==> trial 79 <==
==> flow/design.v <==
module solver (
    input clk,
    input reset,
    input insert,
    input advance,
    input [3:0] value,
    output [40:0] solution
);
(* mem2reg *)
reg [40:0] counts [9];
assign solution =
    counts[0] + counts[1] + counts[2]
    + counts[3] + counts[4] + counts[5]
    + counts[6] + counts[7] + counts[8];
always @(posedge clk) begin
    if (reset) begin
        for (integer i = 0; i < 9; i = i + 1) begin
            counts[i] <= 0;
        end
    end if (insert) begin
        counts[value] <= counts[value] + 1;
    end if (advance) begin
        for (integer i = 1; i < 7; i = i + 1) begin
            counts[i - 1] <= counts[i];
        end
        counts[6] <= counts[7] + counts[0];
        counts[7] <= counts[8];
        counts[8] <= counts[0];
    end
end
endmodule
==> flow/run.sh <==
#!/bin/bash
# the make line also repeats each setting of config.mk as NAME=value (left out here)
make -C /OpenROAD-flow-scripts/flow DESIGN_CONFIG=/design/flow/config.mk WORK_HOME=/design/flow/orfs CLKGATE_MAP_FILE= finish
==> flow/config.mk <==
export PLATFORM = sky130hd
export DESIGN_NAME = solver
export DESIGN_NICKNAME = solver
export VERILOG_FILES = /design/flow/design.v
export SDC_FILE = /design/flow/constraint.sdc
export NUM_CORES = 4
export LEC_CHECK = 0
export CAP_MARGIN = 20
export CORE_MARGIN = 2
export CORE_UTILIZATION = 40
export SLEW_MARGIN = 20
==> flow/constraint.sdc <==
create_clock -name core_clock -period 8.74 [get_ports {clk}]
set_input_delay 1.7480 -clock core_clock [delete_from_list [all_inputs] [get_ports {clk}]]
set_output_delay 1.7480 -clock core_clock [all_outputs]
set_load 0.01 [all_outputs]
==> build 10: changes against trial 79 <==
ABC_AREA = 1   (was default)
CAP_MARGIN = 5   (was 20)
CORE_UTILIZATION = 72   (was 40)
CTS_CLUSTER_DIAMETER = 96   (was default)
CTS_CLUSTER_SIZE = 73   (was default)
SETUP_SLACK_MARGIN = 0.36   (was default)
==> flow/constraint.sdc (replaced) <==
create_clock -name core_clock -period 4.23 [get_ports {clk}]
set_input_delay 0.8460 -clock core_clock [delete_from_list [all_inputs] [get_ports {clk}]]
set_output_delay 0.8460 -clock core_clock [all_outputs]
set_load 0.01 [all_outputs]
==> build 51: changes against trial 79 <==
ABC_AREA = 1   (was default)
CORE_ASPECT_RATIO = 0.92   (was default)
CORE_UTILIZATION = 72   (was 40)
CTS_CLUSTER_DIAMETER = 400   (was default)
CTS_CLUSTER_SIZE = 99   (was default)
PLACE_DENSITY = 0.41   (was default)
TNS_END_PERCENT = 15   (was default)
==> flow/constraint.sdc (replaced) <==
create_clock -name core_clock -period 5.85 [get_ports {clk}]
set_input_delay 1.1700 -clock core_clock [delete_from_list [all_inputs] [get_ports {clk}]]
set_output_delay 1.1700 -clock core_clock [all_outputs]
set_load 0.01 [all_outputs]
==> results <==
Build 51 stopped in 5_1_grt. Trial 79 completed with no timing, DRC or antenna violations. Build 10 never finished: it broke off in 5_1_grt, error GRT-0116.
Synthesized area is the same in build 51 and build 10.
Die area: trial 79 > build 51 > build 10.
Of trial 79 and build 51, build 51 has the higher synthesized cell count (gap about 30%, measured against build 51).
==> figures <==
quantity	trial 79	build 10	build 51
Die boundary width	278 um	217 um	226 um
Number of cell instances after yosys synthesis	3,480	4,982	4,982
RePlAce Congestion	1.01	1.20	1.13
Post-CTS Setup Repair Bufs	0	32	11
Std cell rows	100	78	74
Count of different cell masters after synthesis	108	55	55
Initial core utilization	40.3%	72.6%	73.4%
XOR Share, Synth	4.07%	2.11%	2.11%
Total nets after synthesis	3,847	5,349	5,349
Yosys chip area	30,000 sq um	32,800 sq um	32,800 sq um
Area inside the core boundary	74,400 sq um	45,100 sq um	44,600 sq um
Complex-gate fraction of the synthesized area	25.3%	16.0%	16.0%
Outcome	finished clean	did not finish	did not finish
Failing step	-	5_1_grt	5_1_grt
Total cell area at the placement stage	31,300 sq um	40,100 sq um	37,400 sq um
Top-count cell post-synth	sky130_fd_sc_hd__inv_1	sky130_fd_sc_hd__nand2_1	sky130_fd_sc_hd__nand2_1
Post-detailed-placement half-perimeter wirelength	80.7 mm	102 mm	93.7 mm
Vertical die dimension	278 um	217 um	209 um
Total clock buffers created by CTS	46	17	7
Post-Synthesis Cell Area	30,000 sq um	32,800 sq um	32,800 sq um
CTS HTree Levels	2	1	1
Register area share after synthesis	24.6%	22.6%	22.6%
Total die size	77,300 sq um	47,200 sq um	47,200 sq um
